// buck_converter_top
module buck_converter_top #(
    parameter CLK_FREQ = 100_000_000,
    parameter PWM_FREQ = 100_000,
    parameter V_REF = 12'd2048,
    parameter KP = 16'd100,
    parameter KI = 16'd10,
    parameter KD = 16'd5
)(
    input wire clk,
    input wire rst_n,
    input wire [11:0] adc_data,
    input wire adc_valid,
    output wire pwm_out,
    output wire [11:0] voltage_monitor,
    output wire [9:0] duty_cycle_monitor
);
    wire [11:0] voltage_fb;
    wire adc_ready;
    wire [9:0] duty_cycle;
    wire pid_valid;
    adc_interface adc_if (
        .clk(clk),
        .rst_n(rst_n),
        .adc_data(adc_data),
        .adc_valid(adc_valid),
        .voltage_fb(voltage_fb),
        .data_ready(adc_ready)
    );
    pid_controller #(
        .DATA_WIDTH(12),
        .KP(KP),
        .KI(KI),
        .KD(KD),
        .SETPOINT(V_REF)
    ) pid_ctrl (
        .clk(clk),
        .rst_n(rst_n),
        .feedback(voltage_fb),
        .fb_valid(adc_ready),
        .control_out(duty_cycle),
        .out_valid(pid_valid)
    );
    pwm_generator #(
        .CLK_FREQ(CLK_FREQ),
        .PWM_FREQ(PWM_FREQ),
        .PWM_RESOLUTION(10)
    ) pwm_gen (
        .clk(clk),
        .rst_n(rst_n),
        .duty_cycle(duty_cycle),
        .pwm_out(pwm_out)
    );
    assign voltage_monitor = voltage_fb;
    assign duty_cycle_monitor = duty_cycle;
endmodule
Size: ~1600 cells after synthesis, ~38 I/O pins.
make LEC_CHECK=0 CAP_MARGIN=20 CORE_MARGIN=2 CORE_UTILIZATION=71 CTS_CLUSTER_SIZE=15 SETUP_SLACK_MARGIN=0.77 SLEW_MARGIN=20 finish   # period 6.17 ns
run.sh (not shown) runs the stock make flow with config.mk's settings and CLKGATE_MAP_FILE=.
The starting point finished clean.
Next try:
CORE_UTILIZATION = 66   (was 71)
CTS_CLUSTER_SIZE = unset   (was 15)
SETUP_SLACK_MARGIN = unset   (was 0.77)
Fmax barely changes.
First-iteration DRC count drops by 3.2%.
Cell area is about the same.
Global-route usage goes down by 2.2 points.
Setup slack is about the same.
Clock skew falls by 0.0064 ns.
Core utilization fell by 5.4 points.
Hold slack barely changes.
Next try:
CORE_UTILIZATION = 72   (was 66)
PLACE_DENSITY = 0.42   (was unset)
clock period = 3.97 ns   (was 6.17 ns; I/O delays follow)
Result: The changed run produced a layout that fails on setup timing. Final area rises by 13%. Global-route usage rises by 7.0 points. Die area falls by 8.1%. Synthesized cell count does not change. Routed wire length rises by 37%. Non-clock buffer count rises by 177. First-iteration DRC count rises by 100%. Setup slack is worse by 1.8 ns. Final cell count rises by 6.9%.
Next try:
ABC_AREA = 1   (was unset)
PLACE_DENSITY = unset   (was 0.42)
clock period = 2.93 ns   (was 3.97 ns; I/O delays follow)
Outcome:
- This time the run died in global routing (5_1_grt)
- die size came out higher by about 7%
- synthesized cell count increases by 36%
- synthesized area rises by 7.0%

========
The RTL this note starts from:
==> flow/design.v <==
module adc_interface (
    input wire clk,
    input wire rst_n,
    input wire [11:0] adc_data,
    input wire adc_valid,
    output reg [11:0] voltage_fb,
    output reg data_ready
);
    always @(posedge clk or negedge rst_n) begin
        if (!rst_n) begin
            voltage_fb <= 12'd0;
            data_ready <= 1'b0;
        end else begin
            if (adc_valid) begin
                voltage_fb <= adc_data;
                data_ready <= 1'b1;
            end else begin
                data_ready <= 1'b0;
            end
        end
    end
endmodule
module pid_controller #(
    parameter DATA_WIDTH = 12,
    parameter KP = 16'd100,
    parameter KI = 16'd10,
    parameter KD = 16'd5,
    parameter SETPOINT = 12'd2048
)(
    input wire clk,
    input wire rst_n,
    input wire [DATA_WIDTH-1:0] feedback,
    input wire fb_valid,
    output reg [9:0] control_out,
    output reg out_valid
);
    reg signed [DATA_WIDTH:0] error;
    reg signed [DATA_WIDTH:0] prev_error;
    reg signed [31:0] integral;
    reg signed [DATA_WIDTH:0] derivative;
    reg signed [31:0] p_term, i_term, d_term;
    reg signed [31:0] pid_sum;
    always @(posedge clk or negedge rst_n) begin
        if (!rst_n) begin
            error <= 0;
            prev_error <= 0;
            integral <= 0;
            derivative <= 0;
            p_term <= 0;
            i_term <= 0;
            d_term <= 0;
            pid_sum <= 0;
            control_out <= 10'd512;
            out_valid <= 1'b0;
        end else if (fb_valid) begin
            error <= SETPOINT - feedback;
            prev_error <= error;
            if (integral + error > 32'sd100000)
                integral <= 32'sd100000;
            else if (integral + error < -32'sd100000)
                integral <= -32'sd100000;
            else
                integral <= integral + error;
            derivative <= error - prev_error;
            p_term <= ($signed({16'd0, KP}) * error) >>> 8;
            i_term <= ($signed({16'd0, KI}) * integral) >>> 16;
            d_term <= ($signed({16'd0, KD}) * derivative) >>> 8;
            pid_sum <= p_term + i_term + d_term + 32'sd512;
            if (pid_sum > 32'sd1023)
                control_out <= 10'd1023;
            else if (pid_sum < 32'sd0)
                control_out <= 10'd0;
            else
                control_out <= pid_sum[9:0];
            out_valid <= 1'b1;
        end else begin
            out_valid <= 1'b0;
        end
    end
endmodule
module pwm_generator #(
    parameter CLK_FREQ = 100_000_000,
    parameter PWM_FREQ = 100_000,
    parameter PWM_RESOLUTION = 10
)(
    input wire clk,
    input wire rst_n,
    input wire [PWM_RESOLUTION-1:0] duty_cycle,
    output reg pwm_out
);
    localparam COUNTER_MAX = CLK_FREQ / PWM_FREQ;
    reg [$clog2(COUNTER_MAX)-1:0] counter;
    reg [PWM_RESOLUTION-1:0] duty_reg;
    reg [PWM_RESOLUTION-1:0] compare_val;
    always @(posedge clk or negedge rst_n) begin
        if (!rst_n) begin
            counter <= 0;
            duty_reg <= 0;
            compare_val <= 0;
            pwm_out <= 1'b0;
        end else begin
            if (counter < COUNTER_MAX - 1) begin
                counter <= counter + 1;
            end else begin
                counter <= 0;
                duty_reg <= duty_cycle;
            end
            compare_val <= (duty_reg * COUNTER_MAX) >> PWM_RESOLUTION;
            pwm_out <= (counter < compare_val) ? 1'b1 : 1'b0;
        end
    end
endmodule
module buck_converter_top #(
    parameter CLK_FREQ = 100_000_000,
    parameter PWM_FREQ = 100_000,
    parameter V_REF = 12'd2048,
    parameter KP = 16'd100,
    parameter KI = 16'd10,
    parameter KD = 16'd5
)(
    input wire clk,
    input wire rst_n,
    input wire [11:0] adc_data,
    input wire adc_valid,
    output wire pwm_out,
    output wire [11:0] voltage_monitor,
    output wire [9:0] duty_cycle_monitor
);
    wire [11:0] voltage_fb;
    wire adc_ready;
    wire [9:0] duty_cycle;
    wire pid_valid;
    adc_interface adc_if (
        .clk(clk),
        .rst_n(rst_n),
        .adc_data(adc_data),
        .adc_valid(adc_valid),
        .voltage_fb(voltage_fb),
        .data_ready(adc_ready)
    );
    pid_controller #(
        .DATA_WIDTH(12),
        .KP(KP),
        .KI(KI),
        .KD(KD),
        .SETPOINT(V_REF)
    ) pid_ctrl (
        .clk(clk),
        .rst_n(rst_n),
        .feedback(voltage_fb),
        .fb_valid(adc_ready),
        .control_out(duty_cycle),
        .out_valid(pid_valid)
    );
    pwm_generator #(
        .CLK_FREQ(CLK_FREQ),
        .PWM_FREQ(PWM_FREQ),
        .PWM_RESOLUTION(10)
    ) pwm_gen (
        .clk(clk),
        .rst_n(rst_n),
        .duty_cycle(duty_cycle),
        .pwm_out(pwm_out)
    );
    assign voltage_monitor = voltage_fb;
    assign duty_cycle_monitor = duty_cycle;
endmodule
clock: 10.0 ns
lec_check: 0
cap_margin: 20
core_margin: 2
core_utilization: 40
cts_cluster_diameter: 224
cts_cluster_size: 98
place_density: 0.35
slew_margin: 20
tns_end_percent: 10
Then changed:
--- a/flow/config.mk
+++ b/flow/config.mk
@@ -10,6 +10,2 @@
 export CORE_UTILIZATION = 40
-export CTS_CLUSTER_DIAMETER = 224
-export CTS_CLUSTER_SIZE = 98
-export PLACE_DENSITY = 0.35
 export SLEW_MARGIN = 20
-export TNS_END_PERCENT = 10
What happened: Worst setup slack loses 37 ps. Non-clock buffer count came out lower by 2. Clock-buffer cell count drops by 1. Global-route usage shrinks by 3.1 points. Core utilization barely changes. Sequential share of layout area is about the same.
Then changed:
--- a/flow/config.mk
+++ b/flow/config.mk
@@ -7,5 +7,8 @@
 export LEC_CHECK = 0
-export CAP_MARGIN = 20
+export ABC_AREA = 1
+export CAP_MARGIN = 5
+export CELL_PAD_IN_SITES_GLOBAL_PLACEMENT = 3
 export CORE_MARGIN = 2
 export CORE_UTILIZATION = 40
-export SLEW_MARGIN = 20
+export MIN_ROUTING_LAYER = met2
+export SLEW_MARGIN = 5
What happened: The changed run went through all stages and came out clean. Register-to-register slack is better by 450 ps. Design area climbs by 7.0%.
Then changed:
--- a/flow/config.mk
+++ b/flow/config.mk
@@ -7,8 +7,8 @@
 export LEC_CHECK = 0
-export ABC_AREA = 1
-export CAP_MARGIN = 5
-export CELL_PAD_IN_SITES_GLOBAL_PLACEMENT = 3
+export CAP_MARGIN = 20
 export CORE_MARGIN = 2
 export CORE_UTILIZATION = 40
-export MIN_ROUTING_LAYER = met2
-export SLEW_MARGIN = 5
+export CTS_CLUSTER_DIAMETER = 399
+export CTS_CLUSTER_SIZE = 100
+export SLEW_MARGIN = 20
+export TNS_END_PERCENT = 20
Wire length shrinks by about 27%.
Die area drops by 6.4%.
Final cell count falls by 22%.
Final area shrinks by 6.6%.
Via count went down by 42%.
Critical path depth went down by 2.
Global-route usage fell by 16 points.
Non-clock buffer count rose by 2.
